**config.mk**
```make
export PLATFORM = sky130hd
export DESIGN_NAME = radar
export DESIGN_NICKNAME = radar
export VERILOG_FILES = /design/flow/design.v
export SDC_FILE = /design/flow/constraint.sdc
export NUM_CORES = 4
export LEC_CHECK = 0
export CAP_MARGIN = 20
export CORE_MARGIN = 2
export CORE_UTILIZATION = 65
export SLEW_MARGIN = 20
export TNS_END_PERCENT = 5
```
**constraint.sdc**
```tcl
create_clock -name core_clock -period 19.2 [get_ports {clk}]
set_input_delay 3.8400 -clock core_clock [delete_from_list [all_inputs] [get_ports {clk}]]
set_output_delay 3.8400 -clock core_clock [all_outputs]
set_load 0.01 [all_outputs]
```
**design.v**
```verilog
`timescale 10ns/1ns
module servo( input clk, input rst, output reg PWM, input [1:0]boton_cambiar_grados );
integer contador;
integer frecuencia;
integer auxContador;
reg C;
always@(posedge clk) begin
if (rst) begin
	PWM<=0;
	contador<=0;
end else begin
PWM<=~boton_cambiar_grados;
	auxContador=auxContador+1;
	if(boton_cambiar_grados==1)
		begin
				contador<= contador +1;                      
				if (contador< 75_000) 
				begin
					PWM <= 1;
				end
				else
				if (contador < 1_900_000)  
				begin
				PWM <= 0;
				end
	end			
	else if(boton_cambiar_grados==2)
		begin
				contador<= contador +1;                      
				if (contador<150_000)  
				begin
					PWM <= 1;
				end
				else
				if (contador < 1_850_000)  
				begin
				PWM <= 0;
				end
	end	
	else if(boton_cambiar_grados==3)
		begin
				contador<= contador +1;                      
				if (contador<240_000)	 
				begin
					PWM <= 1;
				end
				else
				if (contador < 1_800_000)  
				begin
				PWM <= 0;
				end
	end
	if(contador >=2_100_000)  
	begin
		contador <= 0;
	end			
end
end
 endmodule 
module ultrasonido1(input ultra, input clk, input rst, input echo, output reg done, output reg trigger, output reg [15:0] distance);
	parameter divH = 1000; 
	parameter divL = 2000;
	integer countF;
	integer countEcho;
	always @(posedge clk) begin 
		if (rst | ultra) 
		begin 
			countF <= 0;
			trigger <= 0;
		end 
		else 
		begin
			countF <= countF +1;  
			if (countF < divH+1)
				trigger <= 1;
			else
			if (countF < divL+1)
				trigger <= 0;
			else 
				countF <= 0;
		end
	end
	always @(posedge clk) begin
		if (rst) begin
			countEcho <= 0;
			done <= 0;
			distance <= 0;
		end
		else if (echo == 1) begin
			countEcho <= countEcho +1;
			done <= 0;
		end
		else
		begin
			if (echo == 0 & countEcho != 0)	
				distance <= (~countEcho*340)/2000000;
				countEcho <=0;
				done <= 1; 	
		end
	end
endmodule
`timescale 10ns/1ns
 module radar(  input clk, input rst, input echo, input [1:0] boton_cambiar_grados, output done, output trigger,
 output [15:0] distance, output PWM, input ultra);
 servo   servo( .clk (clk), .rst(rst), .PWM(PWM), .boton_cambiar_grados(boton_cambiar_grados));
 ultrasonido1 ultrasonido2( .ultra(ultra), .clk(clk), .rst(rst),  .echo(echo), .done(done), .trigger(trigger),.distance(distance));
 endmodule
```
**run.sh**
```bash
#!/bin/bash
# the make line also repeats each setting of config.mk as NAME=value (left out here)
make -C /OpenROAD-flow-scripts/flow DESIGN_CONFIG=/design/flow/config.mk WORK_HOME=/design/flow/orfs CLKGATE_MAP_FILE= finish
```
==> metrics.csv, run 1 <==
metric;value;unit
viasPerCell;7.14;
cp_top_family;AND-OR/OR-AND gates;
routed_wl;70.6;mm
min_to;ultrasonido2.distance[15]$_SDFFE_PP0P_;
finalCriticalPeriod;18.76;ns
cp-end-kind;register;
required;19.52;ns
yosysChipArea;20300;µm²
synthDominantCellAreaShare;11.3;%
die_width;181;µm
grt_overflow;0;
cts_buffers;17;
simple_gate_area_share;27.5;%
fp_nets;2888;
drv_slew;0;
ys_sh_aoi;30.3;%
row_count;64;
final_util;75.7;%
top_logic_kind;AND-OR/OR-AND gates;
critical-path-max-stage-delay;0.61;ns
use_met3;4.69;%
critPathLaunchType;register;
vias;23061;
cts-root-buf;clkbuf_16;
coreArea;30700;µm²
post-route-period-util;97.7;%
worst_clock_skew;0.0139;ns
cpMaxStageDelayCell;or4_1;
tightest_slew;1.02;ns
startpoint;ultrasonido2.countEcho[6]$_SDFF_PP0_;
met2_usage;69.9;%
drt.antenna.violating_nets;0;
ys_sh_mux;1.66;%
drcViolationCount;0;
clock-sinks;115;
drt_pass1_iterations;6;
holdCritPathClass;reg2reg;
final.fill_count;2207;
routedWlPerCell;21.9;µm
antenna_found_initial;0;
status;finished clean;
log.warning_count;33;
hold-worst-slack;0.453;ns
seq_area_frac_synth;11.3;%
timing.rr.end;ultrasonido2.distance[10]$_SDFFE_PP0P_;
fmax;0.0533;GHz
fa_ha_area_share;11.4;%
portBuffers;24;
ys_cells;2725;
yosys_warnings;2;
cts_tree;built;
ios;25;
setup_viol;0;
yosys.area_share.xor_xnor;12.2;%
fp-utilization;66.2;%
die_height;181;µm
rrSetupSlack;0.44;ns
first_global_vias;21616;
top_area_cell;dfxtp_1;
r2r-start;ultrasonido2.countEcho[6]$_SDFF_PP0_;
path_depth;70;
layout-area-overhead-vs-synth;14.5;%
criticalPathCategory;reg2reg;
grt_usage;40.3;%
finalHoldViolCount;0;
synthFlopType;dfxtp_1;
min_from;ultrasonido2.distance[15]$_SDFFE_PP0P_;
grt_pass1_wl;111;mm
grt_max_degree;33;
insertedDiodeCount;0;
synthTopCellsByArea;dfxtp_1 (11%), xnor2_1 (8.0%), ha_1 (6.8%), nor2_1 (5.7%), fa_1 (4.5%);
async_reset_ff_share;0;%
grt_use_met1;49.7;%
synthCells;2725;
slew-limit-headroom;31.3;%
dp_hpwl;52.2;mm
grt-busiest-layer;met2;
yosys-top-cells-count;nor2_1 (307), nand2_1 (187), xnor2_1 (185);
crit_end;ultrasonido2.distance[10]$_SDFFE_PP0P_;
top_cell;nor2_1;
cts.clk_slew.worst_paths;0.07;ns
hold_depth;1;
cap_viol_max_count;0;
drt_iter0_markers;3080;
reg2regPathDepth;70;
cp.arrival;19.08;ns
edf_count;0;
critPathMaxFanout;9;
ys_ff;115;
avgSynthCellArea;7.45;µm²
cts_max_path_buffers;2;
die-area;32600;µm²
cp_num_buf_inv;8;
place_congestion;0.996;
ys_types;143;
cts_max_level;4;
syn-cell-area;20300;µm²
finalNetCount;2986;
insertion_delay;0.43;ns
## stage by stage
stage | TNS, ns | instances | area, µm² | setup slack (ns)
floorplan | 0 | 2725 | 20300 | 1.92
global placement | -1.22 | 3149 | 21400 | -0.304
detailed placement | -2.63 | 3149 | 21400 | -0.469
CTS | 0 | 3184 | 22100 | 0.0279
global route | -0.702 | 3232 | 23200 | -0.185
finish | 0 | 3232 | 23200 | 0.442
## cell type report
| cell class | count | area, µm² | share of cell area (%) |
|---|---|---|---|
| Multi-Input combinational cell | 2332 | 17700 | 76.3 |
| Sequential cell | 115 | 2300 | 9.91 |
| Timing Repair Buffer | 184 | 1470 | 6.33 |
| Inverter | 173 | 649 | 2.80 |
| Tap cell | 396 | 495 | 2.13 |
| Clock buffer | 17 | 425 | 1.83 |
| Clock inverter | 15 | 168 | 0.722 |
## timing repair
item                       CTS  global route
cloned                       0             2
resized                     12           142
pin swaps                    1            35
buffers inserted             3            46
hold buffers                 0             0
setup endpoints to repair   15            16
## layer usage
metal,up-vias,routed length [µm]
met5,-,0
met4,0,3780
met3,374,5870
met2,1460,33500
met1,10850,27500
li1,10377,-
==> run 2: changes to the inputs <==
ABC_AREA = 1   (was unset)
CELL_PAD_IN_SITES_GLOBAL_PLACEMENT = 1   (was unset)
CORE_ASPECT_RATIO = 1.78   (was unset)
CORE_MARGIN = 7   (was 2)
CORE_UTILIZATION = 54   (was 65)
CTS_CLUSTER_DIAMETER = 393   (was unset)
CTS_CLUSTER_SIZE = 100   (was unset)
GPL_ROUTABILITY_DRIVEN = 0   (was unset)
PLACE_DENSITY_LB_ADDON = 0.3   (was unset)
SLEW_MARGIN = 0   (was 20)
TNS_END_PERCENT = 25   (was 5)
clock period = 39.6 ns   (was 19.2 ns; I/O delays follow)
==> run 2 against run 1 <==
Still clean on timing, DRC and antenna. Global-route usage down 11 points. Highest routed layer unchanged. Register-to-register slack better by 18 ns. Utilization down 19 points. Flip-flop count unchanged. Setup slack better by 18 ns.
==> metrics.csv, run 2 <==
metric;value;unit;change
status;finished clean;;unchanged
holdCritPathClass;reg2reg;;unchanged
logic_area;16900;µm²;was 17700 µm²
ys_ff;115;;unchanged
grt_pass1_wl;113;mm;was 111 mm
cp-end-kind;register;;unchanged
cts.clk_slew.worst_paths;0.07;ns;about the same
yosysChipArea;22200;µm²;was 20300 µm²
cts_max_level;4;;unchanged
seq_area_frac_synth;10.4;%;was 11.3%
routedWlPerCell;16.8;µm;was 21.9 µm
synthFlopType;dfxtp_1;;unchanged
avgSynthCellArea;5.96;µm²;was 7.45 µm²
simple_gate_area_share;54.6;%;was 27.5%
top_area_cell;nand2_1;;was dfxtp_1
die_width;166;µm;was 181 µm
top_logic_kind;simple AND/OR/NAND/NOR gates;;was AND-OR/OR-AND gates
min_from;ultrasonido2.countF[0]$_SDFF_PP0_;;was ultrasonido2.distance[15]$_SDFFE_PP0P_
fa_ha_area_share;10.4;%;was 11.4%
cts_buffers;17;;unchanged
criticalPathCategory;reg2reg;;unchanged
ys_sh_aoi;6.35;%;was 30.3%
path_depth;112;;was 70
synthCells;3731;;was 2725
worst_clock_skew;0.0152;ns;was 0.0139 ns
fmax;0.0484;GHz;was 0.0533 GHz
coreArea;40800;µm²;was 30700 µm²
cts-root-buf;clkbuf_16;;unchanged
cts_max_path_buffers;2;;unchanged
ys_types;68;;was 143
crit_end;ultrasonido2.distance[14]$_SDFFE_PP0P_;;was ultrasonido2.distance[10]$_SDFFE_PP0P_
antenna_found_initial;0;;unchanged
startpoint;ultrasonido2.countEcho[10]$_SDFF_PP0_;;was ultrasonido2.countEcho[6]$_SDFF_PP0_
dp_hpwl;59.8;mm;was 52.2 mm
insertion_delay;0.44;ns;was 0.43 ns
post-route-period-util;52.2;%;was 97.7%
layout-area-overhead-vs-synth;3.90;%;was 14.5%
min_to;ultrasonido2.countF[0]$_SDFF_PP0_;;was ultrasonido2.distance[15]$_SDFFE_PP0P_
slew-limit-headroom;27.8;%;was 31.3%
rsz0062_at_grt;false;;
top_cell;nand2_1;;was nor2_1
drt.antenna.violating_nets;0;;unchanged
fp_nets;3894;;was 2888
yosys.area_share.xor_xnor;4.51;%;was 12.2%
edf_count;0;;unchanged
tns;0;ns;unchanged
dp.cells;4205;;was 3149
final.fill_count;4271;;was 2207
tightest_slew;1.08;ns;was 1.02 ns
drt_pass1_iterations;9;;was 6
grt_max_degree;52;;was 33
clock-sinks;115;;unchanged
r2r-start;ultrasonido2.countEcho[10]$_SDFF_PP0_;;was ultrasonido2.countEcho[6]$_SDFF_PP0_
grt_usage;29.3;%;was 40.3%
cp_top_family;simple AND/OR/NAND/NOR gates;;was AND-OR/OR-AND gates
reg2regPathDepth;112;;was 70
register_area;2300;µm²;unchanged
hold_buffers;0;;unchanged
rrSetupSlack;18.93;ns;was 0.44 ns
insertedDiodeCount;0;;unchanged
critPathMaxFanout;51;;was 9
cts_resized;0;;was 12
yosys_warnings;2;;unchanged
fp-utilization;54.5;%;was 66.2%
critPathMostFrequentCell;nand2_1;;
row_count;99;;was 64
cp_num_buf_inv;17;;was 8
first_global_vias;23210;;was 21.6k
setup_viol;0;;unchanged
synthTopCellsByArea;nand2_1 (17%), dfxtp_1 (10%), inv_1 (8.9%), nand3_1 (8.8%), nor2_1 (6.6%);;was dfxtp_1 (11%), xnor2_1 (8.0%), ha_1 (6.8%), nor2_1 (5.7%), fa_1 (4.5%)
timing.rr.end;ultrasonido2.distance[14]$_SDFFE_PP0P_;;was ultrasonido2.distance[10]$_SDFFE_PP0P_
yosys-top-cells-count;nand2_1 (995), inv_1 (530), nand3_1 (392), nor2_1 (392), nand2_2 (206);;was nor2_1 (307), nand2_1 (187), xnor2_1 (185)
finalNetCount;3882;;was 2986
die_height;285;µm;was 181 µm
cts_tree;built;;unchanged
drv_slew;0;;unchanged
cpMaxStageDelayCell;nand3_2;;was or4_1
syn-cell-area;22200;µm²;was 20300 µm²
ys_cells;3731;;was 2725
drt_iter0_markers;1383;;was 3080
vias;23528;;was 23.1k
layoutNonFillerInstCount;4236;;was 3232
async_reset_ff_share;0;%;unchanged
finalHoldViolCount;0;;unchanged
grt_overflow;0;;unchanged
synthDominantCellAreaShare;16.8;%;was 11.3%
cts_setup_buffers;0;;was 3
drcViolationCount;0;;unchanged
routed_wl;71.2;mm;was 70.6 mm
portBuffers;24;;unchanged
finalCriticalPeriod;20.68;ns;was 18.76 ns
critical-path-max-stage-delay;0.75;ns;was 0.61 ns
hold_depth;1;;unchanged
ios;25;;unchanged
viasPerCell;5.55;;was 7.14
critPathLaunchType;register;;unchanged
cp.arrival;20.95;ns;was 19.08 ns
die-area;47300;µm²;was 32600 µm²
log.warning_count;31;;was 33
cap_viol_max_count;0;;unchanged
ys_sh_mux;0;%;was 1.66%
required;39.88;ns;was 19.52 ns
[run 2: through the flow]
stage | setup WS, ns | hold WS, ns | cell area, µm² | util (%)
6_report | 18.93 | 0.452 | 23100 | 56.7
5_1_grt | 17.22 | 0.463 | 23100 | 56.7
4_1_cts | 19.15 | 0.453 | 23100 | 56.7
3_5_place_dp | 19.18 | 0.441 | 22500 | 55.1
3_3_place_gp | 19.61 | 0.429 | 22500 | 55.1
2_1_floorplan | 25.45 | 0.417 | 22200 | -
[run 2: per-layer routing]
| metal | global-route usage (%) | share of wire, % |
|---|---|---|
| met3 | 3.13 | 3.3 |
| met1 | 26.1 | 34 |
| met5 | 0 | 0 |
| met2 | 57.8 | 53 |
| met4 | 24.3 | 9.2 |
[run 2: layout make-up]
cell class / count / area share [%]
inverters: 624 / 10.4
clock buffers: 18 / 1.90
flip-flops and latches: 115 / 9.97
clock inverters: 13 / 0.867
multi-input cells: 2934 / 73.0
repair buffers: 27 / 1.14
well taps: 505 / 2.74
==> run 3: changes to the inputs <==
CELL_PAD_IN_SITES_GLOBAL_PLACEMENT = unset   (was 1)
CORE_ASPECT_RATIO = unset   (was 1.78)
CORE_MARGIN = 2   (was 7)
CORE_UTILIZATION = 72   (was 54)
CTS_CLUSTER_DIAMETER = 239   (was 393)
CTS_CLUSTER_SIZE = unset   (was 100)
GPL_ROUTABILITY_DRIVEN = unset   (was 0)
PLACE_DENSITY_LB_ADDON = 0.13   (was 0.3)
SETUP_SLACK_MARGIN = 3.72   (was unset)
SLEW_MARGIN = 20   (was 0)
TNS_END_PERCENT = unset   (was 25)
clock period = 13.2 ns   (was 39.6 ns; I/O delays follow)
==> run 3 against run 2 <==
The run now fails in detailed placement (3_5_place_dp). Area after synthesis unchanged. Synthesized cell count unchanged. Die size down 32%.
==> metrics.csv, run 3 <==
metric;value;unit;change
ios;25;;unchanged
status;stopped before the end;;was finished clean
ys_ff;115;;unchanged
synthFlopType;dfxtp_1;;unchanged
async_reset_ff_share;0;%;unchanged
seq_area_frac_synth;10.4;%;unchanged
yosysChipArea;22200;µm²;unchanged
portBuffers;24;;unchanged
ys_sh_mux;0;%;unchanged
ys_cells;3731;;unchanged
yosys_warnings;2;;unchanged
die_width;180;µm;was 166 µm
row_count;64;;was 99
synthTopCellsByArea;nand2_1 (17%), dfxtp_1 (10%), inv_1 (8.9%), nand3_1 (8.8%), nor2_1 (6.6%);;unchanged
top_logic_kind;simple AND/OR/NAND/NOR gates;;unchanged
ys_types;68;;unchanged
place_congestion;1.11;;
syn-cell-area;22200;µm²;unchanged
failed_stage;detailed placement (3_5_place_dp);;
fa_ha_area_share;10.4;%;unchanged
synthDominantCellAreaShare;16.8;%;unchanged
top_cell;nand2_1;;unchanged
synthCells;3731;;unchanged
avgSynthCellArea;5.96;µm²;unchanged
coreArea;30500;µm²;was 40800 µm²
edf_count;0;;unchanged
error;[ERROR DPL-0033] detailed placement checks failed during check placement.;;
fp_nets;3894;;unchanged
yosys.area_share.xor_xnor;4.51;%;unchanged
die_height;180;µm;was 285 µm
die-area;32300;µm²;was 47300 µm²
simple_gate_area_share;54.6;%;unchanged
yosys-top-cells-count;nand2_1 (995), inv_1 (530), nand3_1 (392), nor2_1 (392), nand2_2 (206);;unchanged
fp-utilization;72.9;%;was 54.5%
top_area_cell;nand2_1;;unchanged
ys_sh_aoi;6.35;%;unchanged
-- run 3: through the flow --
stage,TNS (ns),instances
global placement,-18.03,4915
floorplan,-1.51,3731
==> run 4: changes to the inputs <==
CTS_CLUSTER_DIAMETER = unset   (was 239)
PLACE_DENSITY_LB_ADDON = unset   (was 0.13)
SETUP_SLACK_MARGIN = unset   (was 3.72)
clock period = 32.8 ns   (was 13.2 ns; I/O delays follow)
==> run 4 against run 3 <==
The run now finishes clean. Area after synthesis did not move. Synthesized cell count unchanged. Die size is the same.
==> metrics.csv, run 4 <==
metric;value;unit;change
status;finished clean;;was stopped before the end
drt.antenna.violating_nets;0;;
ys_types;68;;unchanged
dp.cells;4096;;
cp_top_family;simple AND/OR/NAND/NOR gates;;
top_area_cell;nand2_1;;unchanged
finalCriticalPeriod;20.72;ns;
portBuffers;24;;unchanged
final_util;75.1;%;
cp_num_buf_inv;13;;
crit_end;ultrasonido2.distance[14]$_SDFFE_PP0P_;;
criticalPathCategory;reg2reg;;
yosysChipArea;22200;µm²;unchanged
rrSetupSlack;12.08;ns;
timing.rr.end;ultrasonido2.distance[14]$_SDFFE_PP0P_;;
fp-utilization;72.9;%;unchanged
cpMaxStageDelayCell;nand3_2;;
ys_ff;115;;unchanged
fp_nets;3894;;unchanged
async_reset_ff_share;0;%;unchanged
setup_viol;0;;
drcViolationCount;0;;
antenna_found_initial;0;;
fmax;0.0483;GHz;
insertedDiodeCount;0;;
cts_tree;built;;
synthTopCellsByArea;nand2_1 (17%), dfxtp_1 (10%), inv_1 (8.9%), nand3_1 (8.8%), nor2_1 (6.6%);;unchanged
cts_max_path_buffers;2;;
post-route-period-util;63.2;%;
yosys-top-cells-count;nand2_1 (995), inv_1 (530), nand3_1 (392), nor2_1 (392), nand2_2 (206);;unchanged
vias;24926;;
cp.arrival;21.00;ns;
min_from;ultrasonido2.countF[0]$_SDFF_PP0_;;
hold_buffers;0;;
finalHoldViolCount;0;;
log.warning_count;33;;
path_depth;115;;
cts_buffers;17;;
reg2regPathDepth;115;;
critical-path-max-stage-delay;0.75;ns;
first_global_vias;23764;;
row_count;64;;unchanged
slew-limit-headroom;19.7;%;
ys_cells;3731;;unchanged
ys_sh_mux;0;%;unchanged
ys_sh_aoi;6.35;%;unchanged
holdCritPathClass;reg2reg;;
cp-end-kind;register;;
yosys_warnings;2;;unchanged
edf_count;0;;unchanged
routedWlPerCell;16.8;µm;
finalNetCount;3882;;
cts_setup_buffers;0;;
syn-cell-area;22200;µm²;unchanged
layout-area-overhead-vs-synth;3.05;%;
routed_wl;69.5;mm;
hold_depth;1;;
die_width;180;µm;unchanged
cts_max_level;4;;
cts.clk_slew.worst_paths;0.07;ns;
dp_hpwl;53.5;mm;
cts_resized;0;;
critPathLaunchType;register;;
synthDominantCellAreaShare;16.8;%;unchanged
grt_usage;41.7;%;
coreArea;30500;µm²;unchanged
top_cell;nand2_1;;unchanged
required;33.08;ns;
placed_area;22300;µm²;
place_congestion;1.03;;was 1.11
clock-sinks;115;;
grt_overflow;0;;
critPathMaxFanout;51;;
drt_iter0_markers;2628;;
final_area;22900;µm²;
seq_area_frac_synth;10.4;%;unchanged
cap_viol_max_count;0;;
top_logic_kind;simple AND/OR/NAND/NOR gates;;unchanged
synthCells;3731;;unchanged
grt_pass1_wl;114;mm;
worst_clock_skew;0.0139;ns;
fa_ha_area_share;10.4;%;unchanged
avgSynthCellArea;5.96;µm²;unchanged
yosys.area_share.xor_xnor;4.51;%;unchanged
rsz0062_at_grt;false;;
ios;25;;unchanged
drv_slew;0;;
die-area;32300;µm²;unchanged
min_to;ultrasonido2.countF[0]$_SDFF_PP0_;;
layoutNonFillerInstCount;4128;;
tns;0;ns;
cts-root-buf;clkbuf_16;;
simple_gate_area_share;54.6;%;unchanged
fin_ws;12.08;ns;
startpoint;ultrasonido2.countEcho[10]$_SDFF_PP0_;;
r2r-start;ultrasonido2.countEcho[10]$_SDFF_PP0_;;
critPathMostFrequentCell;nand2_1;;
drt_pass1_iterations;9;;
die_height;180;µm;unchanged
synthFlopType;dfxtp_1;;unchanged
tightest_slew;1.19;ns;
insertion_delay;0.44;ns;
pre_cts_ws;12.63;ns;
grt_max_degree;52;;
viasPerCell;6.04;;
[run 4: layer usage]
metal | track usage (%) | vias up | wire length (µm)
met4 | 23.8 | 0 | 4580
met1 | 49.8 | 11266 | 26700
met3 | 6.99 | 415 | 6260
met5 | 0 | - | 0
li1 | - | 11737 | -
met2 | 71.0 | 1508 | 31900
[run 4: final cells by class]
type                       instances  area, µm²
clock buffer                      17        425
timing repair buffer              27        263
inverter                         624       2400
clock inverter                    15        159
multi-input combinational       2934      16900
sequential                       115       2300
fill                            2439       7600
tap                              396        495
[run 4: stage by stage]
stage	hold WS (ns)
finish	0.476
global route	0.487
CTS	0.471
detailed placement	0.462
global placement	0.432
floorplan	0.417
==> run 5: changes to the inputs <==
CAP_MARGIN = 0   (was 20)
CTS_CLUSTER_DIAMETER = 359   (was unset)
CTS_CLUSTER_SIZE = 15   (was unset)
GPL_ROUTABILITY_DRIVEN = 0   (was unset)
PLACE_DENSITY_LB_ADDON = 0.06   (was unset)
clock period = 12.0 ns   (was 32.8 ns; I/O delays follow)
==> run 5 against run 4 <==
The run now fails in detailed placement (3_5_place_dp). Synthesized cell count unchanged. Die size unchanged. Area after synthesis unchanged.
==> metrics.csv, run 5 <==
metric;value;unit;change
row_count;64;;unchanged
synthDominantCellAreaShare;16.8;%;unchanged
ys_sh_mux;0;%;unchanged
async_reset_ff_share;0;%;unchanged
ys_cells;3731;;unchanged
top_area_cell;nand2_1;;unchanged
ys_types;68;;unchanged
top_logic_kind;simple AND/OR/NAND/NOR gates;;unchanged
ios;25;;unchanged
fa_ha_area_share;10.4;%;unchanged
ys_ff;115;;unchanged
seq_area_frac_synth;10.4;%;unchanged
yosysChipArea;22200;µm²;unchanged
yosys_warnings;2;;unchanged
die_height;180;µm;unchanged
avgSynthCellArea;5.96;µm²;unchanged
portBuffers;24;;unchanged
top_cell;nand2_1;;unchanged
failed_stage;detailed placement (3_5_place_dp);;
edf_count;0;;unchanged
die_width;180;µm;unchanged
ys_sh_aoi;6.35;%;unchanged
syn-cell-area;22200;µm²;unchanged
fp_nets;3894;;unchanged
status;stopped before the end;;was finished clean
yosys.area_share.xor_xnor;4.51;%;unchanged
error;[ERROR DPL-0033] detailed placement checks failed during check placement.;;
simple_gate_area_share;54.6;%;unchanged
yosys-top-cells-count;nand2_1 (995), inv_1 (530), nand3_1 (392), nor2_1 (392), nand2_2 (206);;unchanged
fp-utilization;72.9;%;unchanged
coreArea;30500;µm²;unchanged
synthCells;3731;;unchanged
synthFlopType;dfxtp_1;;unchanged
synthTopCellsByArea;nand2_1 (17%), dfxtp_1 (10%), inv_1 (8.9%), nand3_1 (8.8%), nor2_1 (6.6%);;unchanged
die-area;32300;µm²;unchanged
run 5: stage by stage:
stage          hold slack (ns)  setup TNS, ns
3_3_place_gp             0.427         -33.03
2_1_floorplan            0.417         -19.46
==> run 6: changes to the inputs <==
CAP_MARGIN = 20   (was 0)
CELL_PAD_IN_SITES_GLOBAL_PLACEMENT = 0   (was unset)
CORE_ASPECT_RATIO = 1.78   (was unset)
CTS_CLUSTER_DIAMETER = 393   (was 359)
CTS_CLUSTER_SIZE = unset   (was 15)
MAX_ROUTING_LAYER = met4   (was unset)
PLACE_DENSITY_LB_ADDON = 0.01   (was 0.06)
SETUP_SLACK_MARGIN = 5.0   (was unset)
TNS_END_PERCENT = 25   (was unset)
clock period = 19.3 ns   (was 12.0 ns; I/O delays follow)
==> run 6 against run 5 <==
The flow stops in global routing (5_1_grt). Synthesized cell count unchanged. Die size rose by 0.18%. Area after synthesis unchanged.
==> metrics.csv, run 6 <==
metric;value;unit;change
yosys-top-cells-count;nand2_1 (995), inv_1 (530), nand3_1 (392), nor2_1 (392), nand2_2 (206);;unchanged
syn-cell-area;22200;µm²;unchanged
ys_types;68;;unchanged
async_reset_ff_share;0;%;unchanged
fp_nets;3894;;unchanged
ys_sh_mux;0;%;unchanged
top_area_cell;nand2_1;;unchanged
dp.cells;4092;;
ys_sh_aoi;6.35;%;unchanged
ys_ff;115;;unchanged
simple_gate_area_share;54.6;%;unchanged
die_height;238;µm;was 180 µm
top_cell;nand2_1;;unchanged
dp_hpwl;54.2;mm;
synthDominantCellAreaShare;16.8;%;unchanged
synthFlopType;dfxtp_1;;unchanged
hold_buffers;0;;
coreArea;30300;µm²;was 30500 µm²
error;[ERROR GRT-0116] Global routing finished with congestion. Check the congestion regions in the DRC Viewer.;;was [ERROR DPL-0033] detailed placement checks failed during check placement.
avgSynthCellArea;5.96;µm²;unchanged
status;stopped before the end;;unchanged
cts_max_level;4;;
seq_area_frac_synth;10.4;%;unchanged
grt_usage;85.4;%;
synthCells;3731;;unchanged
yosys_warnings;2;;unchanged
fp-utilization;73.3;%;was 72.9%
fa_ha_area_share;10.4;%;unchanged
ys_cells;3731;;unchanged
ios;25;;unchanged
cts-root-buf;clkbuf_16;;
yosysChipArea;22200;µm²;unchanged
top_logic_kind;simple AND/OR/NAND/NOR gates;;unchanged
cts_max_path_buffers;2;;
portBuffers;24;;unchanged
grt_overflow;491;;
row_count;85;;was 64
die-area;32400;µm²;was 32300 µm²
pre_cts_ws;-0.289;ns;
failed_stage;global routing (5_1_grt);;was detailed placement (3_5_place_dp)
placed_area;22300;µm²;
die_width;136;µm;was 180 µm
synthTopCellsByArea;nand2_1 (17%), dfxtp_1 (10%), inv_1 (8.9%), nand3_1 (8.8%), nor2_1 (6.6%);;unchanged
edf_count;0;;unchanged
cts_buffers;17;;
clock-sinks;115;;
yosys.area_share.xor_xnor;4.51;%;unchanged
run 6: metal layers:
layer	GRT usage (%)	GRT overflow
met4	88.6	143
met1	80.3	30
met5	-	-
met2	100	303
met3	70.7	15
run 6: timing repair:
item / in CTS
setup buffers: 240
pin swaps: 242
gates resized: 586
setup endpoints to repair: 16
gates cloned: 39
run 6: through the flow:
step	setup TNS (ns)	hold WS [ns]
4_1_cts	0	0.458
3_5_place_dp	-1.11	0.445
3_3_place_gp	0	0.428
2_1_floorplan	0	0.417
==> run 7: changes to the inputs <==
CORE_UTILIZATION = 70   (was 72)
CTS_CLUSTER_DIAMETER = 205   (was 393)
CTS_CLUSTER_SIZE = 15   (was unset)
GPL_ROUTABILITY_DRIVEN = 1   (was 0)
MAX_ROUTING_LAYER = unset   (was met4)
PLACE_DENSITY_LB_ADDON = 0.13   (was 0.01)
SETUP_SLACK_MARGIN = -0.39   (was 5.0)
TNS_END_PERCENT = 100   (was 25)
clock period = 20.8 ns   (was 19.3 ns; I/O delays follow)
==> run 7 against run 6 <==
The run now finishes clean. Area after synthesis did not move. Synthesized cell count unchanged. Die size increased by 2.8%.
==> metrics.csv, run 7 <==
metric;value;unit;change
status;finished clean;;was stopped before the end
ios;25;;unchanged
drcViolationCount;0;;
reg2regPathDepth;113;;
yosys_warnings;2;;unchanged
viasPerCell;6.03;;
timing.rr.end;ultrasonido2.distance[12]$_SDFFE_PP0P_;;
finalHoldViolCount;0;;
log.warning_count;32;;
holdCritPathClass;reg2reg;;
insertedDiodeCount;0;;
cap_viol_max_count;0;;
cp_top_family;simple AND/OR/NAND/NOR gates;;
cts-root-buf;clkbuf_16;;unchanged
cp.arrival;20.12;ns;
drt_iter0_markers;1992;;
layout-area-overhead-vs-synth;3.55;%;
drv_slew;0;;
cts_tree;built;;
required;21.10;ns;
avgSynthCellArea;5.96;µm²;unchanged
slew-limit-headroom;18.4;%;
worst_clock_skew;0.00821;ns;
ys_ff;115;;unchanged
critPathLaunchType;register;;
rrSetupSlack;0.97;ns;
syn-cell-area;22200;µm²;unchanged
critPathMostFrequentCell;nand2_1;;
fp_nets;3894;;unchanged
tns;0;ns;
grt_max_degree;52;;
routedWlPerCell;18.9;µm;
simple_gate_area_share;54.6;%;unchanged
synthFlopType;dfxtp_1;;unchanged
antenna_found_initial;1;;
yosys-top-cells-count;nand2_1 (995), inv_1 (530), nand3_1 (392), nor2_1 (392), nand2_2 (206);;unchanged
fa_ha_area_share;10.4;%;unchanged
top_logic_kind;simple AND/OR/NAND/NOR gates;;unchanged
yosys.area_share.xor_xnor;4.51;%;unchanged
critical-path-max-stage-delay;0.56;ns;
min_from;ultrasonido2.countEcho[18]$_SDFF_PP0_;;
synthTopCellsByArea;nand2_1 (17%), dfxtp_1 (10%), inv_1 (8.9%), nand3_1 (8.8%), nor2_1 (6.6%);;unchanged
fin_ws;0.975;ns;
criticalPathCategory;reg2reg;;
cts.clk_slew.worst_paths;0.06;ns;
grt_pass1_wl;123;mm;
fmax;0.0504;GHz;
drt_pass1_iterations;7;;
top_area_cell;nand2_1;;unchanged
min_to;ultrasonido2.countEcho[18]$_SDFF_PP0_;;
row_count;87;;was 85
dp_hpwl;60.2;mm;was 54.2 mm
fp-utilization;70.7;%;was 73.3%
drt.antenna.violating_nets;0;;
vias;24984;;
tightest_slew;1.22;ns;
cpMaxStageDelayCell;fa_1;;
ys_types;68;;unchanged
grt_usage;47.0;%;
place_congestion;1.10;;
portBuffers;24;;unchanged
cts_max_level;4;;unchanged
seq_area_frac_synth;10.4;%;unchanged
first_global_vias;24918;;
cts_buffers;17;;unchanged
hold_depth;1;;
ys_cells;3731;;unchanged
cp-end-kind;register;;
r2r-start;ultrasonido2.countEcho[20]$_SDFF_PP0_;;
routed_wl;78.4;mm;
die_height;242;µm;was 238 µm
insertion_delay;0.43;ns;
post-route-period-util;95.3;%;
dp.cells;4102;;was 4092
finalNetCount;3892;;
die-area;33300;µm²;was 32400 µm²
grt_overflow;0;;
pre_cts_ws;0.369;ns;was -0.289 ns
async_reset_ff_share;0;%;unchanged
coreArea;31500;µm²;was 30300 µm²
path_depth;113;;
hold-worst-slack;0.480;ns;
setup_viol;0;;
cts_max_path_buffers;2;;unchanged
critPathMaxFanout;30;;
die_width;138;µm;was 136 µm
cp_num_buf_inv;14;;
yosysChipArea;22200;µm²;unchanged
synthCells;3731;;unchanged
clock-sinks;115;;unchanged
edf_count;0;;unchanged
top_cell;nand2_1;;unchanged
finalCriticalPeriod;19.83;ns;
synthDominantCellAreaShare;16.8;%;unchanged
crit_end;ultrasonido2.distance[12]$_SDFFE_PP0P_;;
startpoint;ultrasonido2.countEcho[20]$_SDFF_PP0_;;
final.fill_count;2652;;
ys_sh_mux;0;%;unchanged
layoutNonFillerInstCount;4142;;
ys_sh_aoi;6.35;%;unchanged
==> run 7: area by class of cell <==
class / count / area [µm²] / area share, %
Sequential cell: 115 / 2300 / 10.0
Clock buffer: 17 / 425 / 1.85
Clock inverter: 15 / 140 / 0.609
Multi-Input combinational cell: 2936 / 16900 / 73.5
Inverter: 624 / 2400 / 10.4
Tap cell: 400 / 500 / 2.17
Timing Repair Buffer: 35 / 330 / 1.43
==> run 7: stage by stage <==
stage / utilization (%) / cell area [µm²]
detailed placement: 71.0 / 22300
floorplan: - / 22200
CTS: 72.8 / 22900
global placement: 71.0 / 22300
global route: 73.2 / 23000
finish: 73.2 / 23000
==> run 7: repair_timing <==
action | CTS | global route
hold buffers | 0 | 0
gates resized | 0 | 5
endpoints found under the setup margin | 0 | 16
buffers inserted | 0 | 5
hold endpoints to repair | 0 | 0
==> run 7: metal layers <==
layer	up-vias	global-route usage [%]	share of wire, %
li1	11744	-	-
met1	11210	42.4	31
met3	653	13.6	8.0
met2	1375	79.1	48
met4	2	49.0	13
met5	-	0	0.019
==> run 8: changes to the inputs <==
CELL_PAD_IN_SITES_GLOBAL_PLACEMENT = unset   (was 0)
CORE_ASPECT_RATIO = unset   (was 1.78)
CORE_UTILIZATION = 72   (was 70)
CTS_CLUSTER_DIAMETER = unset   (was 205)
CTS_CLUSTER_SIZE = unset   (was 15)
GPL_ROUTABILITY_DRIVEN = unset   (was 1)
HOLD_SLACK_MARGIN = 0.29   (was unset)
PLACE_DENSITY_LB_ADDON = 0.2   (was 0.13)
SETUP_SLACK_MARGIN = -0.95   (was -0.39)
TNS_END_PERCENT = 5   (was 100)
clock period = 15.7 ns   (was 20.8 ns; I/O delays follow)
==> run 8 against run 7 <==
Largest cell class unchanged. Final area increased by 6.9%. Now fails the layout checks on negative setup slack. Setup slack got worse by 2.1 ns. Die size decreased by 2.9%. Non-clock buffer count rose by 125. Register-to-register slack worse by 2.1 ns. Cell count is 3.2% higher. First-iteration DRC count increased by 57%. Maximum frequency grew 18%.
==> metrics.csv, run 8 <==
metric;value;unit;change
status;finished with violations;;was finished clean
violations;negative setup slack;;
top_area_cell;nand2_1;;unchanged
cp.arrival;17.12;ns;was 20.12 ns
yosys.area_share.xor_xnor;4.51;%;unchanged
holdCritPathClass;reg2reg;;unchanged
critPathMostFrequentCell;nand2_1;;unchanged
die_height;180;µm;was 242 µm
grt_overflow;0;;unchanged
rrSetupSlack;-1.10;ns;was 0.97 ns
top_cell;nand2_1;;unchanged
portBuffers;24;;unchanged
cp_num_buf_inv;22;;was 14
cp-end-kind;register;;unchanged
simple_gate_area_share;54.6;%;unchanged
hold_buffers;0;;unchanged
fin_ws;-1.10;ns;was 0.975 ns
fmax;0.0595;GHz;was 0.0504 GHz
insertedDiodeCount;0;;unchanged
routedWlPerCell;15.9;µm;was 18.9 µm
yosys_warnings;2;;unchanged
synthCells;3731;;unchanged
final.fill_count;2192;;was 2652
reg2regPathDepth;120;;was 113
final_area;24600;µm²;was 23000 µm²
ys_types;68;;unchanged
slew-limit-headroom;42.2;%;was 18.4%
cts_max_level;4;;unchanged
cts.clk_slew.worst_paths;0.06;ns;about the same
criticalPathCategory;reg2reg;;unchanged
critical-path-max-stage-delay;0.54;ns;was 0.56 ns
ios;25;;unchanged
synthDominantCellAreaShare;16.8;%;unchanged
insertion_delay;0.43;ns;about the same
grt_max_degree;33;;was 52
drt_iter0_markers;3134;;was 1992
grt_usage;37.7;%;was 47.0%
startpoint;ultrasonido2.countEcho[2]$_SDFF_PP0_;;was ultrasonido2.countEcho[20]$_SDFF_PP0_
ys_sh_aoi;6.35;%;unchanged
cts_buffers;17;;unchanged
use_met3;4.36;%;was 13.6%
first_global_vias;23254;;was 24.9k
finalHoldViolCount;0;;unchanged
drv_slew;0;;unchanged
cap_viol_max_count;0;;unchanged
met2_usage;66.9;%;was 79.1%
vias;25487;;was 25.0k
timing.rr.end;ultrasonido2.distance[10]$_SDFFE_PP0P_;;was ultrasonido2.distance[12]$_SDFFE_PP0P_
pre_cts_ws;-1.03;ns;was 0.369 ns
top_logic_kind;simple AND/OR/NAND/NOR gates;;unchanged
crit_end;ultrasonido2.distance[10]$_SDFFE_PP0P_;;was ultrasonido2.distance[12]$_SDFFE_PP0P_
async_reset_ff_share;0;%;unchanged
clock-sinks;115;;unchanged
cp_top_family;simple AND/OR/NAND/NOR gates;;unchanged
critPathLaunchType;register;;unchanged
fa_ha_area_share;10.4;%;unchanged
required;16.02;ns;was 21.10 ns
drt.antenna.violating_nets;0;;unchanged
rsz0062_at_grt;true;;
min_to;ultrasonido2.countF[0]$_SDFF_PP0_;;was ultrasonido2.countEcho[18]$_SDFF_PP0_
synthFlopType;dfxtp_1;;unchanged
grt_pass1_wl;105;mm;was 123 mm
drt_pass1_iterations;10;;was 7
routed_wl;68.0;mm;was 78.4 mm
r2r-start;ultrasonido2.countEcho[2]$_SDFF_PP0_;;was ultrasonido2.countEcho[20]$_SDFF_PP0_
tightest_slew;0.865;ns;was 1.22 ns
setup_viol;16;;was 0
cpMaxStageDelayCell;fa_1;;unchanged
coreArea;30500;µm²;was 31500 µm²
critPathMaxFanout;19;;was 30
grt_use_met1;46.3;%;was 42.4%
hold_depth;1;;unchanged
ys_cells;3731;;unchanged
fp-utilization;72.9;%;was 70.7%
cts_max_path_buffers;2;;unchanged
yosysChipArea;22200;µm²;unchanged
min_from;ultrasonido2.countF[0]$_SDFF_PP0_;;was ultrasonido2.countEcho[18]$_SDFF_PP0_
post-route-period-util;107;%;was 95.3%
avgSynthCellArea;5.96;µm²;unchanged
path_depth;120;;was 113
seq_area_frac_synth;10.4;%;unchanged
cts_tree;built;;unchanged
cts-root-buf;clkbuf_16;;unchanged
viasPerCell;5.96;;was 6.03
dp_hpwl;50.8;mm;was 60.2 mm
syn-cell-area;22200;µm²;unchanged
layout-area-overhead-vs-synth;10.7;%;was 3.55%
finalNetCount;4029;;was 3892
fp_nets;3894;;unchanged
synthTopCellsByArea;nand2_1 (17%), dfxtp_1 (10%), inv_1 (8.9%), nand3_1 (8.8%), nor2_1 (6.6%);;unchanged
placed_area;23000;µm²;was 22300 µm²
antenna_found_initial;0;;was 1
edf_count;0;;unchanged
log.warning_count;32;;unchanged
row_count;64;;was 87
hold-worst-slack;0.457;ns;was 0.480 ns
die_width;180;µm;was 138 µm
ys_sh_mux;0;%;unchanged
finalCriticalPeriod;16.80;ns;was 19.83 ns
die-area;32300;µm²;was 33300 µm²
yosys-top-cells-count;nand2_1 (995), inv_1 (530), nand3_1 (392), nor2_1 (392), nand2_2 (206);;unchanged
drcViolationCount;0;;unchanged
ys_ff;115;;unchanged
place_congestion;1.02;;was 1.10
grt-busiest-layer;met2;;unchanged
final_util;80.7;%;was 73.2%
worst_clock_skew;0.0107;ns;was 0.00821 ns
run 8: what timing repair did:
action | in CTS | in global routing
gates cloned | 0 | 14
pin swaps | 0 | 34
gates resized | 2 | 111
endpoints found under the setup margin | 4 | 16
setup buffers | 0 | 47
run 8: per-stage QoR:
| step | TNS [ns] | std cells |
|---|---|---|
| final | -11.31 | 4275 |
| after global routing | -25.31 | 4275 |
| after CTS | -7.25 | 4218 |
| after detailed placement | -9.24 | 4186 |
| after global placement | -1.78 | 4186 |
| after floorplan | 0 | 3731 |
run 8: area by class of cell:
cell class / count / area (µm²) / share of cell area [%]
clock buffers: 18 / 439 / 1.78
well taps: 396 / 495 / 2.01
repair buffers: 160 / 1310 / 5.34
clock inverters: 14 / 168 / 0.681
multi-input cells: 2948 / 17500 / 71.0
flip-flops and latches: 115 / 2300 / 9.36
inverters: 624 / 2410 / 9.80
run 8: routing by layer:
| layer | wire length [µm] | up-vias |
|---|---|---|
| met3 | 5830 | 386 |
| li1 | - | 12052 |
| met1 | 26500 | 11481 |
| met5 | 0 | - |
| met2 | 32100 | 1568 |
| met4 | 3590 | 0 |
==> run 9: changes to the inputs <==
CTS_CLUSTER_DIAMETER = 219   (was unset)
CTS_CLUSTER_SIZE = 48   (was unset)
HOLD_SLACK_MARGIN = unset   (was 0.29)
PLACE_DENSITY_LB_ADDON = 0.19   (was 0.2)
SETUP_SLACK_MARGIN = 5.0   (was -0.95)
TNS_END_PERCENT = unset   (was 5)
clock period = 20.2 ns   (was 15.7 ns; I/O delays follow)
==> run 9 against run 8 <==
The flow now stops in global routing (5_1_grt). Area after synthesis unchanged. Die size stayed put. Synthesized cell count unchanged.
==> metrics.csv, run 9 <==
metric;value;unit;change
cts_buffers;17;;unchanged
cts_max_level;4;;unchanged
synthCells;3731;;unchanged
status;stopped before the end;;was finished with violations
row_count;64;;unchanged
die_width;180;µm;unchanged
avgSynthCellArea;5.96;µm²;unchanged
simple_gate_area_share;54.6;%;unchanged
die-area;32300;µm²;unchanged
syn-cell-area;22200;µm²;unchanged
ys_sh_mux;0;%;unchanged
dp_hpwl;52.6;mm;was 50.8 mm
top_cell;nand2_1;;unchanged
ys_ff;115;;unchanged
pre_cts_ws;0.663;ns;was -1.03 ns
yosys-top-cells-count;nand2_1 (995), inv_1 (530), nand3_1 (392), nor2_1 (392), nand2_2 (206);;unchanged
seq_area_frac_synth;10.4;%;unchanged
yosys_warnings;2;;unchanged
synthFlopType;dfxtp_1;;unchanged
cts_max_path_buffers;2;;unchanged
fp-utilization;72.9;%;unchanged
coreArea;30500;µm²;unchanged
cts-root-buf;clkbuf_16;;unchanged
edf_count;0;;unchanged
portBuffers;24;;unchanged
die_height;180;µm;unchanged
error;[ERROR DPL-0038] Utilization greater than 100%, impossible to legalize;;
async_reset_ff_share;0;%;unchanged
ys_sh_aoi;6.35;%;unchanged
failed_stage;global routing (5_1_grt);;
ios;25;;unchanged
hold_buffers;0;;unchanged
top_logic_kind;simple AND/OR/NAND/NOR gates;;unchanged
ys_cells;3731;;unchanged
synthDominantCellAreaShare;16.8;%;unchanged
synthTopCellsByArea;nand2_1 (17%), dfxtp_1 (10%), inv_1 (8.9%), nand3_1 (8.8%), nor2_1 (6.6%);;unchanged
top_area_cell;nand2_1;;unchanged
fa_ha_area_share;10.4;%;unchanged
place_congestion;1.03;;was 1.02
ys_types;68;;unchanged
clock-sinks;115;;unchanged
yosys.area_share.xor_xnor;4.51;%;unchanged
placed_area;22300;µm²;was 23000 µm²
fp_nets;3894;;unchanged
yosysChipArea;22200;µm²;unchanged
-- run 9: metrics by stage --
step / cells
after floorplan: 3731
after CTS: 4292
after global placement: 4099
after detailed placement: 4099
-- run 9: repair_timing --
| action | CTS |
|---|---|
| gates cloned | 29 |
| buffers inserted | 132 |
| pin swaps | 118 |
| setup endpoints to repair | 16 |
| resized | 358 |
==> run 10: changes to the inputs <==
CTS_CLUSTER_DIAMETER = 239   (was 219)
CTS_CLUSTER_SIZE = unset   (was 48)
HOLD_SLACK_MARGIN = 0.3   (was unset)
PLACE_DENSITY_LB_ADDON = 0.13   (was 0.19)
SETUP_SLACK_MARGIN = 4.65   (was 5.0)
clock period = 16.2 ns   (was 20.2 ns; I/O delays follow)
==> run 10 against run 9 <==
The run again fails in global routing (5_1_grt). Synthesized cell count is the same. Area after synthesis unchanged. Die size unchanged.
==> metrics.csv, run 10 <==
metric;value;unit;change
cts_buffers;17;;unchanged
failed_stage;global routing (5_1_grt);;unchanged
pre_cts_ws;-0.763;ns;was 0.663 ns
ys_sh_aoi;6.35;%;unchanged
edf_count;0;;unchanged
avgSynthCellArea;5.96;µm²;unchanged
dp_hpwl;53.4;mm;was 52.6 mm
ys_cells;3731;;unchanged
dp.cells;4133;;was 4099
top_area_cell;nand2_1;;unchanged
synthFlopType;dfxtp_1;;unchanged
simple_gate_area_share;54.6;%;unchanged
grt_usage;86.3;%;
syn-cell-area;22200;µm²;unchanged
async_reset_ff_share;0;%;unchanged
cts-root-buf;clkbuf_16;;unchanged
yosys_warnings;2;;unchanged
fp-utilization;72.9;%;unchanged
error;[ERROR GRT-0116] Global routing finished with congestion. Check the congestion regions in the DRC Viewer.;;was [ERROR DPL-0038] Utilization greater than 100%, impossible to legalize
seq_area_frac_synth;10.4;%;unchanged
status;stopped before the end;;unchanged
grt_overflow;542;;
top_cell;nand2_1;;unchanged
ys_types;68;;unchanged
place_congestion;1.05;;was 1.03
portBuffers;24;;unchanged
synthDominantCellAreaShare;16.8;%;unchanged
die_height;180;µm;unchanged
yosys-top-cells-count;nand2_1 (995), inv_1 (530), nand3_1 (392), nor2_1 (392), nand2_2 (206);;unchanged
cts_max_level;4;;unchanged
ios;25;;unchanged
fa_ha_area_share;10.4;%;unchanged
cts_max_path_buffers;2;;unchanged
synthTopCellsByArea;nand2_1 (17%), dfxtp_1 (10%), inv_1 (8.9%), nand3_1 (8.8%), nor2_1 (6.6%);;unchanged
hold_buffers;0;;unchanged
ys_sh_mux;0;%;unchanged
yosysChipArea;22200;µm²;unchanged
row_count;64;;unchanged
clock-sinks;115;;unchanged
fp_nets;3894;;unchanged
top_logic_kind;simple AND/OR/NAND/NOR gates;;unchanged
coreArea;30500;µm²;unchanged
ys_ff;115;;unchanged
synthCells;3731;;unchanged
die_width;180;µm;unchanged
yosys.area_share.xor_xnor;4.51;%;unchanged
die-area;32300;µm²;unchanged
[run 10: timing repair]
item,CTS
buffers inserted,285
cloned,32
resized,527
pin swaps,297
setup endpoints to repair,16
[run 10: routing by layer]
metal	GRT overflow	track usage [%]
met1	20	81.4
met2	317	102
met3	8	69.8
met4	196	97.4
met5	1	58.4
[run 10: through the flow]
stage	instance area [µm²]	utilization (%)
after CTS	29300	95.9
after detailed placement	24000	78.6
after global placement	24000	78.6
after floorplan	23600	-
==> run 11: changes to the inputs <==
CTS_CLUSTER_DIAMETER = 385   (was 239)
PLACE_DENSITY_LB_ADDON = 0.2   (was 0.13)
SETUP_SLACK_MARGIN = unset   (was 4.65)
TNS_END_PERCENT = 5   (was unset)
clock period = 16.5 ns   (was 16.2 ns; I/O delays follow)
==> run 11 against run 10 <==
The layout now fails its checks (max-capacitance violations, max-slew violations, negative setup slack). Synthesized cell count unchanged. Die size is the same. Area after synthesis is the same.
==> metrics.csv, run 11 <==
metric;value;unit;change
status;finished with violations;;was stopped before the end
violations;max-capacitance violations, max-slew violations, negative setup slack;;
routed_wl;80.7;mm;
grt_max_degree;33;;
required;16.80;ns;
cp_top_family;simple AND/OR/NAND/NOR gates;;
crit_end;ultrasonido2.distance[14]$_SDFFE_PP0P_;;
setup_viol;16;;
finalCriticalPeriod;18.04;ns;
drv_slew;2;;
finalHoldViolCount;0;;
portBuffers;24;;unchanged
grt_usage;37.8;%;
criticalPathCategory;reg2reg;;
antenna_found_initial;0;;
cp_num_buf_inv;20;;
worst_clock_skew;0.0107;ns;
cts-root-buf;clkbuf_16;;unchanged
placed_area;22700;µm²;was 24000 µm²
path_depth;113;;
log.warning_count;31;;
ys_cells;3731;;unchanged
tightest_slew;1.53;ns;
place_congestion;1.09;;was 1.05
die-area;32300;µm²;unchanged
grt_overflow;0;;
ys_types;68;;unchanged
async_reset_ff_share;0;%;unchanged
cts.clk_slew.worst_paths;0.06;ns;
cap_viol_max_count;1;;
drcViolationCount;0;;
critPathMaxFanout;14;;
cp.arrival;18.34;ns;
holdCritPathClass;reg2reg;;
yosys_warnings;2;;unchanged
routedWlPerCell;18.7;µm;
slew-limit-headroom;-2.82;%;
cts_max_path_buffers;2;;unchanged
hold_depth;1;;
vias;27789;;
die_height;180;µm;unchanged
final_area;26100;µm²;
drt.antenna.violating_nets;0;;
drt_iter0_markers;4334;;
synthDominantCellAreaShare;16.8;%;unchanged
grt_pass1_wl;105;mm;
synthFlopType;dfxtp_1;;unchanged
hold_buffers;0;;unchanged
insertion_delay;0.43;ns;
ys_ff;115;;unchanged
cts_tree;built;;
top_area_cell;nand2_1;;unchanged
cts_buffers;17;;unchanged
viasPerCell;6.43;;
fa_ha_area_share;10.4;%;unchanged
row_count;64;;unchanged
fin_ws;-1.54;ns;
critPathLaunchType;register;;
finalNetCount;4076;;
top_cell;nand2_1;;unchanged
fp_nets;3894;;unchanged
insertedDiodeCount;0;;
cp-end-kind;register;;
simple_gate_area_share;54.6;%;unchanged
clock-sinks;115;;unchanged
synthTopCellsByArea;nand2_1 (17%), dfxtp_1 (10%), inv_1 (8.9%), nand3_1 (8.8%), nor2_1 (6.6%);;unchanged
seq_area_frac_synth;10.4;%;unchanged
coreArea;30500;µm²;unchanged
cts_max_level;4;;unchanged
timing.rr.end;ultrasonido2.distance[14]$_SDFFE_PP0P_;;
first_global_vias;23281;;
drt_pass1_iterations;17;;
yosysChipArea;22200;µm²;unchanged
reg2regPathDepth;113;;
final_util;85.6;%;
tns;-19.71;ns;
min_from;ultrasonido2.countF[0]$_SDFF_PP0_;;
dp_hpwl;49.7;mm;was 53.4 mm
avgSynthCellArea;5.96;µm²;unchanged
min_to;ultrasonido2.countF[0]$_SDFF_PP0_;;
startpoint;ultrasonido2.countEcho[13]$_SDFF_PP0_;;
layout-area-overhead-vs-synth;17.5;%;
die_width;180;µm;unchanged
pre_cts_ws;-0.703;ns;was -0.763 ns
rrSetupSlack;-1.54;ns;
r2r-start;ultrasonido2.countEcho[13]$_SDFF_PP0_;;
edf_count;0;;unchanged
ios;25;;unchanged
fp-utilization;72.9;%;unchanged
ys_sh_mux;0;%;unchanged
top_logic_kind;simple AND/OR/NAND/NOR gates;;unchanged
critical-path-max-stage-delay;1.26;ns;
ys_sh_aoi;6.35;%;unchanged
syn-cell-area;22200;µm²;unchanged
yosys.area_share.xor_xnor;4.51;%;unchanged
critPathMostFrequentCell;nand2_1;;
cpMaxStageDelayCell;nor4_1;;
synthCells;3731;;unchanged
fmax;0.0554;GHz;
yosys-top-cells-count;nand2_1 (995), inv_1 (530), nand3_1 (392), nor2_1 (392), nand2_2 (206);;unchanged
post-route-period-util;109;%;
-- run 11: stage by stage --
step	hold slack (ns)	std cells
3_5_place_dp	0.460	4146
3_3_place_gp	0.428	4146
6_report	0.458	4322
5_1_grt	0.480	4322
4_1_cts	0.468	4198
2_1_floorplan	0.417	3731
-- run 11: timing repair --
item                       4_1_cts  5_1_grt
cloned                           7       18
gates resized                   14      358
setup endpoints to repair       15       16
buffers inserted                13      106
pin swaps                       11      110
-- run 11: layer usage --
metal	GRT usage [%]	wire length [µm]	vias up
met1	45.8	27900	12313
li1	-	-	12169
met2	66.3	36200	2449
met5	0	80	-
met3	4.62	9200	854
met4	18.2	7400	4
-- run 11: area by class of cell --
| cell class | instances | area [µm²] |
|---|---|---|
| multi-input combinational | 2953 | 18400 |
| fill | 1734 | 4390 |
| inverter | 624 | 2430 |
| sequential | 115 | 2330 |
| timing repair buffer | 200 | 1830 |
| tap | 396 | 495 |
| clock buffer | 18 | 439 |
| clock inverter | 14 | 190 |
| timing repair inverter | 2 | 13.8 |
==> run 12: changes to the inputs <==
CAP_MARGIN = 25   (was 20)
CELL_PAD_IN_SITES_DETAIL_PLACEMENT = 0   (was unset)
CELL_PAD_IN_SITES_GLOBAL_PLACEMENT = 0   (was unset)
CORE_UTILIZATION = 49   (was 72)
CTS_CLUSTER_DIAMETER = unset   (was 385)
GPL_ROUTABILITY_DRIVEN = 0   (was unset)
HOLD_SLACK_MARGIN = unset   (was 0.3)
PLACE_DENSITY = 0.47   (was unset)
PLACE_DENSITY_LB_ADDON = unset   (was 0.2)
SLEW_MARGIN = 15   (was 20)
TNS_END_PERCENT = unset   (was 5)
clock period = 23.6 ns   (was 16.5 ns; I/O delays follow)
==> run 12 against run 11 <==
Now clean on timing, DRC and antenna. Routed wire length down 21%. Sequential share of layout area increased by 1.0 points. Maximum frequency down 12%. Setup slack improved by 4.7 ns. Count of clock-buffer cells in the layout shrank 1. Hold slack worse by 0.0050 ns. Final area fell by 11%. Critical path type unchanged.
==> metrics.csv, run 12 <==
metric;value;unit;change
cts.clk_slew.worst_paths;0.06;ns;about the same
pre_cts_ws;3.27;ns;was -0.703 ns
yosys_warnings;2;;unchanged
hold-worst-slack;0.453;ns;was 0.458 ns
yosysChipArea;22200;µm²;unchanged
critPathMostFrequentCell;nand2_1;;unchanged
cp.arrival;20.72;ns;was 18.34 ns
layout-area-overhead-vs-synth;4.31;%;was 17.5%
clock-sinks;115;;unchanged
grt_overflow;0;;unchanged
cts_buffers;17;;unchanged
async_reset_ff_share;0;%;unchanged
tightest_slew;0.934;ns;was 1.53 ns
synthTopCellsByArea;nand2_1 (17%), dfxtp_1 (10%), inv_1 (8.9%), nand3_1 (8.8%), nor2_1 (6.6%);;unchanged
cp-end-kind;register;;unchanged
viasPerCell;5.22;;was 6.43
ys_cells;3731;;unchanged
cts_tree;built;;unchanged
required;23.88;ns;was 16.80 ns
criticalPathCategory;reg2reg;;unchanged
setup_viol;0;;was 16
hold_buffers;0;;unchanged
status;finished clean;;was finished with violations
fa_ha_area_share;10.4;%;unchanged
ys_types;68;;unchanged
hold_depth;1;;unchanged
ys_sh_aoi;6.35;%;unchanged
crit_end;ultrasonido2.distance[8]$_SDFFE_PP0P_;;was ultrasonido2.distance[14]$_SDFFE_PP0P_
drt.antenna.violating_nets;0;;unchanged
startpoint;ultrasonido2.countEcho[10]$_SDFF_PP0_;;was ultrasonido2.countEcho[13]$_SDFF_PP0_
drt_iter0_markers;1555;;was 4334
cts_max_level;4;;unchanged
fp-utilization;49.3;%;was 72.9%
cp_num_buf_inv;14;;was 20
holdCritPathClass;reg2reg;;unchanged
cap_viol_max_count;0;;was 1
grt_max_degree;52;;was 33
routed_wl;63.5;mm;was 80.7 mm
cpMaxStageDelayCell;nand3_2;;was nor4_1
die_height;217;µm;was 180 µm
yosys.area_share.xor_xnor;4.51;%;unchanged
rrSetupSlack;3.16;ns;was -1.54 ns
worst_clock_skew;0.0144;ns;was 0.0107 ns
final.fill_count;4915;;was 1734
vias;22616;;was 27.8k
cts_max_path_buffers;2;;unchanged
ys_sh_mux;0;%;unchanged
reg2regPathDepth;113;;unchanged
cts-root-buf;clkbuf_16;;unchanged
drt_pass1_iterations;6;;was 17
dp_hpwl;53.7;mm;was 49.7 mm
top_area_cell;nand2_1;;unchanged
final_util;51.4;%;was 85.6%
ys_ff;115;;unchanged
insertion_delay;0.42;ns;was 0.43 ns
min_to;ultrasonido2.countF[0]$_SDFF_PP0_;;unchanged
fmax;0.0489;GHz;was 0.0554 GHz
row_count;78;;was 64
routedWlPerCell;14.7;µm;was 18.7 µm
edf_count;0;;unchanged
drv_slew;0;;was 2
fin_ws;3.16;ns;was -1.54 ns
syn-cell-area;22200;µm²;unchanged
log.warning_count;33;;was 31
avgSynthCellArea;5.96;µm²;unchanged
tns;0;ns;was -19.71 ns
synthDominantCellAreaShare;16.8;%;unchanged
cts_setup_buffers;0;;was 13
seq_area_frac_synth;10.4;%;unchanged
finalNetCount;3883;;was 4076
grt_pass1_wl;106;mm;was 105 mm
timing.rr.end;ultrasonido2.distance[8]$_SDFFE_PP0P_;;was ultrasonido2.distance[14]$_SDFFE_PP0P_
critical-path-max-stage-delay;0.74;ns;was 1.26 ns
rsz0062_at_grt;false;;
die_width;217;µm;was 180 µm
path_depth;113;;unchanged
antenna_found_initial;0;;unchanged
critPathMaxFanout;51;;was 14
top_logic_kind;simple AND/OR/NAND/NOR gates;;unchanged
ios;25;;unchanged
r2r-start;ultrasonido2.countEcho[10]$_SDFF_PP0_;;was ultrasonido2.countEcho[13]$_SDFF_PP0_
post-route-period-util;86.6;%;was 109%
critPathLaunchType;register;;unchanged
first_global_vias;21525;;was 23.3k
drcViolationCount;0;;unchanged
finalCriticalPeriod;20.44;ns;was 18.04 ns
coreArea;45100;µm²;was 30500 µm²
synthCells;3731;;unchanged
yosys-top-cells-count;nand2_1 (995), inv_1 (530), nand3_1 (392), nor2_1 (392), nand2_2 (206);;unchanged
top_cell;nand2_1;;unchanged
min_from;ultrasonido2.countF[0]$_SDFF_PP0_;;unchanged
simple_gate_area_share;54.6;%;unchanged
portBuffers;24;;unchanged
finalHoldViolCount;0;;unchanged
insertedDiodeCount;0;;unchanged
synthFlopType;dfxtp_1;;unchanged
grt_usage;27.2;%;was 37.8%
slew-limit-headroom;37.5;%;was -2.82%
die-area;47100;µm²;was 32300 µm²
cp_top_family;simple AND/OR/NAND/NOR gates;;unchanged
fp_nets;3894;;unchanged
cts_resized;0;;was 14
## run 12: layout make-up
class / instances / area (µm²) / area share (%)
multi-input combinational: 2934 / 16900 / 72.7
inverter: 624 / 2400 / 10.4
sequential: 115 / 2300 / 9.93
tap: 600 / 751 / 3.24
clock buffer: 17 / 425 / 1.83
timing repair buffer: 28 / 278 / 1.20
clock inverter: 15 / 171 / 0.739
## run 12: metal layers
metal | up-vias | share of wire (%) | global-route usage [%] | routed length (µm)
met1 | 10330 | 47 | 36.1 | 29800
li1 | 11731 | - | - | -
met5 | - | 0 | 0 | 0
met3 | 85 | 3.3 | 2.04 | 2080
met4 | 0 | 2.1 | 7.31 | 1360
met2 | 470 | 48 | 47.4 | 30200
## run 12: metrics by stage
step | std cells | instance area, µm²
global route | 4333 | 23200
detailed placement | 4301 | 22600
floorplan | 3731 | 22200
global placement | 4300 | 22600
finish | 4333 | 23200
CTS | 4333 | 23200
